==> v27 <==
==> flow/design.v <==
module fullreg #(  parameter N = 16 )(
    input [N-1:0] d,
    output reg [N-1:0] q,
    input clk,
    input en,
    input clr,  
    input rst   
    );
always @(posedge clk,posedge rst) begin
    if(rst)
        q<=0;
    else    
    if(en==1)begin
        if(clr)
            q<=0;
        else
            q<=d;
    end
end
endmodule
module exp_adder_bias (
    input  wire [7:0] exp1,    
    input  wire [7:0] exp2,    
    output wire [7:0] exp_out  
);
    wire [8:0] sum;            
    wire [8:0] sum_minus_bias;
    assign sum = exp1 + exp2;
    assign sum_minus_bias = sum - 9'd127;
    assign exp_out = sum_minus_bias[7:0];
endmodule
module exp_normalizer (
    input  wire        msb_mult,    
    input  wire [7:0]  exp_in,      
    output wire [7:0]  exp_out      
);
    assign exp_out = msb_mult ? (exp_in + 8'd1) : exp_in;
endmodule
module mantissa_normalizer (
    input  wire [47:0] mult_out,    
    output wire [23:0] mant_out     
);
    assign mant_out = mult_out[47] ? 
                      mult_out[47:24] : 
                      mult_out[46:23];
endmodule
module mult24 (
    input  wire [23:0] a,    
    input  wire [23:0] b,    
    output wire [47:0] p     
);
    assign p = $unsigned(a) * $unsigned(b);
endmodule
module fp32mult (
    input  wire [31:0] x1,
    input  wire [31:0] x2,
    input  wire        en,
    input  wire        rst,
    input  wire        clk,
    output wire [31:0] y,
    output wire        ready
);
    wire [31:0] x1_reg;
    wire [31:0] x2_reg;
    fullreg #(32) reg_x1 (.clk(clk), .rst(rst), .clr(1'b0), .en(en), .d(x1), .q(x1_reg));
    fullreg #(32) reg_x2 (.clk(clk), .rst(rst), .clr(1'b0), .en(en), .d(x2), .q(x2_reg));
    wire sign1 = x1_reg[31];
    wire sign2 = x2_reg[31];
    wire [7:0] exp1 = x1_reg[30:23];
    wire [7:0] exp2 = x2_reg[30:23];
    wire [23:0] mant1 = {1'b1, x1_reg[22:0]};  
    wire [23:0] mant2 = {1'b1, x2_reg[22:0]};
    wire sign_result = sign1 ^ sign2;
    wire [7:0] exp_sum;
      wire en_d1;
    wire en_d2;
    exp_adder_bias exp_add_inst (
        .exp1(exp1),
        .exp2(exp2),
        .exp_out(exp_sum)
    );
    wire [47:0] mant_product;
    mult24 mult_inst (
        .a(mant1),
        .b(mant2),
        .p(mant_product)
    );
    wire [7:0] exp_norm;
    exp_normalizer exp_norm_inst (
        .msb_mult(mant_product[47]),
        .exp_in(exp_sum),
        .exp_out(exp_norm)
    );
    wire [23:0] mant_norm;
    mantissa_normalizer mant_norm_inst (
        .mult_out(mant_product),
        .mant_out(mant_norm)
    );
    wire [31:0] result_comb;
    assign result_comb = {sign_result, exp_norm, mant_norm[22:0]};
    fullreg #(32) reg_out (
        .clk(clk),
        .rst(rst),
        .clr(1'b0),
        .en(en_d1),
        .d(result_comb),
        .q(y)
    );
    fullreg #(1) reg_en_stage1 (
        .clk(clk),
        .rst(rst),
        .clr(1'b0),
        .en(1'b1),
        .d(en),
        .q(en_d1)
    );
    fullreg #(1) reg_en_stage2 (
        .clk(clk),
        .rst(rst),
        .clr(1'b0),
        .en(1'b1),
        .d(en_d1),
        .q(en_d2)
    );
    assign ready = en_d2;
endmodule
==> flow/run.sh <==
#!/bin/bash
# the make line also repeats each setting of config.mk as NAME=value (left out here)
make -C /OpenROAD-flow-scripts/flow DESIGN_CONFIG=/design/flow/config.mk WORK_HOME=/design/flow/orfs CLKGATE_MAP_FILE= finish
==> flow/config.mk <==
export PLATFORM = sky130hd
export DESIGN_NAME = fp32mult
export DESIGN_NICKNAME = fp32mult
export VERILOG_FILES = /design/flow/design.v
export SDC_FILE = /design/flow/constraint.sdc
export NUM_CORES = 4
export LEC_CHECK = 0
export CAP_MARGIN = 35
export CORE_MARGIN = 2
export CORE_UTILIZATION = 69
export CTS_CLUSTER_DIAMETER = 366
export CTS_CLUSTER_SIZE = 100
export GPL_ROUTABILITY_DRIVEN = 1
export MIN_ROUTING_LAYER = met1
export PLACE_DENSITY_LB_ADDON = 0.29
export SLEW_MARGIN = 20
export TNS_END_PERCENT = 10
==> flow/constraint.sdc <==
create_clock -name core_clock -period 12.4 [get_ports {clk}]
set_input_delay 2.4800 -clock core_clock [delete_from_list [all_inputs] [get_ports {clk}]]
set_output_delay 2.4800 -clock core_clock [all_outputs]
set_load 0.01 [all_outputs]
==> inputs of v19, as changes to v27 <==
CORE_UTILIZATION = 71   (was 69)
CTS_CLUSTER_DIAMETER = 250   (was 366)
CTS_CLUSTER_SIZE = 77   (was 100)
PLACE_DENSITY = 0.35   (was unset)
PLACE_DENSITY_LB_ADDON = unset   (was 0.29)
SETUP_SLACK_MARGIN = -0.43   (was unset)
TNS_END_PERCENT = 95   (was 10)
==> flow/constraint.sdc (replaced) <==
create_clock -name core_clock -period 4.98 [get_ports {clk}]
set_input_delay 0.9960 -clock core_clock [delete_from_list [all_inputs] [get_ports {clk}]]
set_output_delay 0.9960 -clock core_clock [all_outputs]
set_load 0.01 [all_outputs]
==> inputs of v23, as changes to v27 <==
CAP_MARGIN = 20   (was 35)
CORE_UTILIZATION = 32   (was 69)
CTS_CLUSTER_DIAMETER = 200   (was 366)
GPL_ROUTABILITY_DRIVEN = unset   (was 1)
MIN_ROUTING_LAYER = unset   (was met1)
PLACE_DENSITY_LB_ADDON = unset   (was 0.29)
TNS_END_PERCENT = 20   (was 10)
==> flow/constraint.sdc (replaced) <==
create_clock -name core_clock -period 10.0 [get_ports {clk}]
set_input_delay 2.0000 -clock core_clock [delete_from_list [all_inputs] [get_ports {clk}]]
set_output_delay 2.0000 -clock core_clock [all_outputs]
set_load 0.01 [all_outputs]
==> results <==
|  | v19 | v27 | v23 |
|---|---|---|---|
| Result of the run | complete, but fails checks | no timing/DRC/antenna violations | no timing/DRC/antenna violations |
| Violated checks | setup timing | - | - |
| Worst slack at placement | -2.143 ns | 4.035 ns | 1.770 ns |
| Final worst-path setup slack | -2.411 ns | 3.826 ns | 1.630 ns |
| Plain + repair buffers | 452 | 142 | 129 |
| Worst slew margin relative to its limit | 0.4305 | 0.3265 | 0.2376 |
| Aggregate global-route resource usage | 0.4398 | 0.3890 | 0.1826 |
| Via-per-instance ratio | 6.212 | 5.881 | 4.725 |
| Share of the final layout cell area in sequential cells | 0.08718 | 0.09960 | 0.09873 |
| WL final | 79,200 um | 61,200 um | 64,010 um |
| WP data required | 5.27 ns | 12.65 ns | 10.25 ns |
| Logic area | 0.01855 mm^2 | 0.01747 mm^2 | 0.01747 mm^2 |
| Routed length on met1 | 24,840 um | 21,380 um | 28,070 um |
| Antenna violations before repair | 8 | 0 | 1 |
| Worst Reg2Reg Path Length in Cells | 26 | 25 | 25 |
| # resized after CTS | 114 | 0 | 0 |
| Tool warning count | 32 | 27 | 27 |
| Pin slew with the least headroom to its limit | 0.8543 ns | 1.010 ns | 1.144 ns |
| Clock network area share | 0.01077 | 0.01224 | 0.01231 |
| Bufs and invs on worst path | 10 | 7 | 7 |
| Slowest cell on the critical path | sky130_fd_sc_hd__fa_1 | sky130_fd_sc_hd__dfrtp_1 | sky130_fd_sc_hd__dfrtp_1 |
| HPWL after DPL | 53,230 um | 48,160 um | 50,320 um |
| Combinational gate count | 1,633 | 1,632 | 1,632 |
| Cell total after placement | 3,106 | 2,912 | 3,406 |
| Setup TNS | -70.37 ns | 0 ns | 0 ns |

---

==> build 40 <==
// fp32mult: RTL as listed in full above, without the edits since
Settings: LEC_CHECK=0, CAP_MARGIN=20, CORE_MARGIN=2, CORE_UTILIZATION=72, CTS_CLUSTER_SIZE=77, MAX_ROUTING_LAYER=met4, PLACE_DENSITY_LB_ADDON=0.08, SETUP_SLACK_MARGIN=2.07, SLEW_MARGIN=20, TNS_END_PERCENT=5; clock period 6.98 ns.
run.sh (not shown) runs the stock make flow with config.mk's settings and CLKGATE_MAP_FILE=.
==> trial 54: changes against build 40 <==
--- a/flow/config.mk
+++ b/flow/config.mk
@@ -10,7 +10,3 @@
 export CORE_UTILIZATION = 72
-export CTS_CLUSTER_SIZE = 77
-export MAX_ROUTING_LAYER = met4
 export PLACE_DENSITY_LB_ADDON = 0.08
-export SETUP_SLACK_MARGIN = 2.07
 export SLEW_MARGIN = 20
-export TNS_END_PERCENT = 5
==> flow/constraint.sdc (replaced) <==
create_clock -name core_clock -period 7.14 [get_ports {clk}]
set_input_delay 1.4280 -clock core_clock [delete_from_list [all_inputs] [get_ports {clk}]]
set_output_delay 1.4280 -clock core_clock [all_outputs]
set_load 0.01 [all_outputs]
==> results.tsv <==
stage	metric	value	unit
outcome	outcome	failed layout checks	
outcome	Failed Checks	negative setup slack	
sta	Setup Viol. Count Final	3	
sta	post-route setup slack	-91.5	ps
clocking	post-CTS setup buffer count	26	
-- figures above: trial 54

==> results.tsv <==
stage	metric	value	unit
clocking	CTS buffer count	9	
sta	Final Critical Period	7190	ps
sta	post-route setup slack	-207	ps
worst_setup_path	WP data required	7240	ps
outcome	Failed Checks	negative setup slack	
global_routing	first-pass GRT wire length	104	mm
sta	Setup Viol. Count Final	22	
outcome	outcome	failed layout checks	
-- figures above: build 40


---

==> build 79 <==
// fp32mult: RTL as listed in full above, without the edits since
export LEC_CHECK = 0
export CAP_MARGIN = 20
export CORE_MARGIN = 2
export CORE_UTILIZATION = 63
export CTS_CLUSTER_DIAMETER = 200
export CTS_CLUSTER_SIZE = 100
export SLEW_MARGIN = 20
create_clock -name core_clock -period 10.0 [get_ports {clk}]
==> trial 41: changes against build 79 <==
- ABC_AREA: default -> 0
- CELL_PAD_IN_SITES_GLOBAL_PLACEMENT: default -> 1
- CORE_ASPECT_RATIO: default -> 1.48
- CORE_MARGIN: 2 -> 10
- CORE_UTILIZATION: 63 -> 38
- CTS_CLUSTER_DIAMETER: 200 -> default
- CTS_CLUSTER_SIZE: 100 -> 45
- GPL_TIMING_DRIVEN: default -> 0
- SLEW_MARGIN: 20 -> 25
- TNS_END_PERCENT: default -> 10
==> build 70: changes against build 79 <==
- CORE_UTILIZATION: 63 -> 65
- CTS_CLUSTER_DIAMETER: 200 -> default
- CTS_CLUSTER_SIZE: 100 -> default
==> flow/constraint.sdc (replaced) <==
create_clock -name core_clock -period 6.81 [get_ports {clk}]
set_input_delay 1.3620 -clock core_clock [delete_from_list [all_inputs] [get_ports {clk}]]
set_output_delay 1.3620 -clock core_clock [all_outputs]
set_load 0.01 [all_outputs]
==> summary of the runs <==
Register-to-register slack, lowest first: build 70, trial 41, build 79. Die size: trial 41 is higher than build 70 (92%). Build 70 ran to the end with violations: negative setup slack. Build 79 passed the timing, DRC and antenna checks. Trial 41 finished clean. Fmax, lowest first: trial 41, build 79, build 70. Clock skew: trial 41 > build 70 > build 79. Flip-flop count is the same in build 79 and build 70.
==> figures <==
quantity                                                                           build 70                   trial 41                  build 79
Slack of the critical path                                                       -0.2521 ns                   1.355 ns                  1.573 ns
Met3 Resource Use GR                                                                 4.803%                     2.806%                    4.714%
Post-placement cell count                                                              3130                       3324                      2923
Multi-input gate area                                                           0.01814 mm²                0.01747 mm²               0.01747 mm²
Count of buffers not belonging to the clock network in the layout                       398                        217                       125
Hold path startpoint                                               reg_out.q[7]$_DFFE_PP0P_  reg_en_stage1.q$_DFF_PP0_  reg_out.q[7]$_DFFE_PP0P_
Nets                                                                                   3479                       3297                      3205
Tightest slew margin relative to the limit                                           32.79%                     24.68%                    21.07%
Routed length on met2                                                              33500 µm                   44670 µm                  30280 µm
DPL Wire Length                                                                    52080 µm                   70530 µm                  46270 µm
Max Fclk                                                                          141.6 MHz                  115.7 MHz                 118.7 MHz
Post-DR wirelength/cell                                                            20.58 µm                   25.01 µm                  20.40 µm
Area post-placement                                                             0.02594 mm²                0.02464 mm²               0.02396 mm²
Final min period                                                                   7.062 ns                   8.645 ns                  8.427 ns
Run status                                                         finished with violations  no timing/DRC/antenna violations  no timing/DRC/antenna violations
Reasons for failing layout checks                                      negative setup slack                          -                         -
Actual slew at the worst max-slew pin                                              1.001 ns                   1.130 ns                  1.184 ns

---

==> v31 <==
// fp32mult: RTL as listed in full above, without the edits since
make LEC_CHECK=0 CAP_MARGIN=35 CORE_MARGIN=2 CORE_UTILIZATION=72 GPL_ROUTABILITY_DRIVEN=1 MAX_ROUTING_LAYER=met4 MIN_ROUTING_LAYER=met1 PLACE_DENSITY=0.64 SETUP_SLACK_MARGIN=2.11 SLEW_MARGIN=20 TNS_END_PERCENT=95 finish   # period 12.4 ns
==> v37: changes against v31 <==
Settings changed: CAP_MARGIN 35 to 20, GPL_ROUTABILITY_DRIVEN 1 to default, MAX_ROUTING_LAYER met4 to default, MIN_ROUTING_LAYER met1 to default, PLACE_DENSITY 0.64 to default, PLACE_DENSITY_LB_ADDON from default to 0.0, SETUP_SLACK_MARGIN 2.11 to 2.16, TNS_END_PERCENT 95 to default.
==> flow/constraint.sdc (replaced) <==
create_clock -name core_clock -period 7.35 [get_ports {clk}]
set_input_delay 1.4700 -clock core_clock [delete_from_list [all_inputs] [get_ports {clk}]]
set_output_delay 1.4700 -clock core_clock [all_outputs]
set_load 0.01 [all_outputs]
==> v38: changes against v31 <==
Settings changed: MAX_ROUTING_LAYER met4 to default, PLACE_DENSITY 0.64 to default, PLACE_DENSITY_LB_ADDON from default to 0.26, SETUP_SLACK_MARGIN 2.11 to default.
==> flow/constraint.sdc (replaced) <==
create_clock -name core_clock -period 6.07 [get_ports {clk}]
set_input_delay 1.2140 -clock core_clock [delete_from_list [all_inputs] [get_ports {clk}]]
set_output_delay 1.2140 -clock core_clock [all_outputs]
set_load 0.01 [all_outputs]
==> qor.yml <==
worst_setup_path:
  destination_of_the_critical_timing_path: "reg_out.q[10]$_DFFE_PP0P_"
placed_design:
  numPlacedInstances: 2873
global_routing:
  antenna_found_initial: 0
status:
  status: "finished clean"
That was v31.
==> qor.yml <==
final_timing:
  setup-violations-final: 31
  post-route-worst-setup-slack_ps: -1590
placed_design:
  numPlacedInstances: 3083
global_routing:
  antenna_found_initial: 9
status:
  failed_checks: "setup timing"
  status: "failed layout checks"
That was v38.
==> qor.yml <==
worst_setup_path:
  destination_of_the_critical_timing_path: "reg_out.q[15]$_DFFE_PP0P_"
  slowest_delay_ps: 570
global_routing:
  antenna_found_initial: 3
placed_design:
  numPlacedInstances: 2956
status:
  status: "finished clean"
That was v37.

---

==> job 5369 <==
RTL: the design.v shown in full above, as it stands there.
==> flow/config.mk <==
export PLATFORM = sky130hd
export DESIGN_NAME = fp32mult
export DESIGN_NICKNAME = fp32mult
export VERILOG_FILES = /design/flow/design.v
export SDC_FILE = /design/flow/constraint.sdc
export NUM_CORES = 4
export LEC_CHECK = 0
export CAP_MARGIN = 20
export CORE_ASPECT_RATIO = 1.39
export CORE_MARGIN = 2
export CORE_UTILIZATION = 72
export CTS_CLUSTER_DIAMETER = 372
export CTS_CLUSTER_SIZE = 95
export PLACE_DENSITY = 0.38
export SLEW_MARGIN = 20
export TNS_END_PERCENT = 10
==> flow/constraint.sdc <==
create_clock -name core_clock -period 5.19 [get_ports {clk}]
set_input_delay 1.0380 -clock core_clock [delete_from_list [all_inputs] [get_ports {clk}]]
set_output_delay 1.0380 -clock core_clock [all_outputs]
set_load 0.01 [all_outputs]
==> inputs of job 7324, as changes to job 5369 <==
Settings changed: CORE_ASPECT_RATIO 1.39 to not set, CORE_MARGIN 2 to 10, CORE_UTILIZATION 72 to 40, CTS_CLUSTER_DIAMETER 372 to not set, CTS_CLUSTER_SIZE 95 to not set, HOLD_SLACK_MARGIN set to -0.01, PLACE_DENSITY 0.38 to not set, TNS_END_PERCENT 10 to not set.
==> flow/constraint.sdc (replaced) <==
create_clock -name core_clock -period 10.0 [get_ports {clk}]
set_input_delay 2.0000 -clock core_clock [delete_from_list [all_inputs] [get_ports {clk}]]
set_output_delay 2.0000 -clock core_clock [all_outputs]
set_load 0.01 [all_outputs]
==> inputs of job 1863, as changes to job 5369 <==
Settings changed: CORE_ASPECT_RATIO 1.39 to not set, CORE_UTILIZATION 72 to 63, CTS_CLUSTER_DIAMETER 372 to not set, CTS_CLUSTER_SIZE 95 to not set, PLACE_DENSITY 0.38 to not set, SETUP_SLACK_MARGIN set to 1.37, TNS_END_PERCENT 10 to not set.
==> flow/constraint.sdc (replaced) <==
create_clock -name core_clock -period 5.57 [get_ports {clk}]
set_input_delay 1.1140 -clock core_clock [delete_from_list [all_inputs] [get_ports {clk}]]
set_output_delay 1.1140 -clock core_clock [all_outputs]
set_load 0.01 [all_outputs]
==> qor summary <==
item	job 7324	job 5369	job 1863
Result of the run	complete, no violations	complete, but fails checks	complete, but fails checks
Layout check failures	-	negative setup slack	negative setup slack
Reg-to-reg setup timing slack	1510 ps	-2100 ps	-1440 ps
Critical path's slowest cell	dfrtp_1	fa_1	fa_2
Vias	16500	18900	17900
Starting DRT DRC Count	1000	1426	1185
Number of global-route vias before repair	18600	21300	19600
Pre-CTS WS	1600 ps	-2060 ps	-1710 ps
Height of the die	258 um	213 um	194 um
Number of stages on the worst hold path	1	2	1
Taps Inserted	756	390	461
Non-filler cells in the finished layout	3242	3134	3244
Total inserted antenna cells	1	0	1
Biggest cell delay along the critical path	1120 ps	540 ps	590 ps
End of the worst register-to-register path	reg_out.q[10]$_DFFE_PP0P_	reg_out.q[13]$_DFFE_PP0P_	reg_out.q[18]$_DFFE_PP0P_
Clock period minus final worst setup slack	8490 ps	7290 ps	7010 ps
TNS Setup	0 ps	-60460 ps	-42990 ps
Number of cells after detailed placement	3225	3085	3167
Layout Utilization	0.439	0.880	0.787
Fillcell total	5458	1534	2459
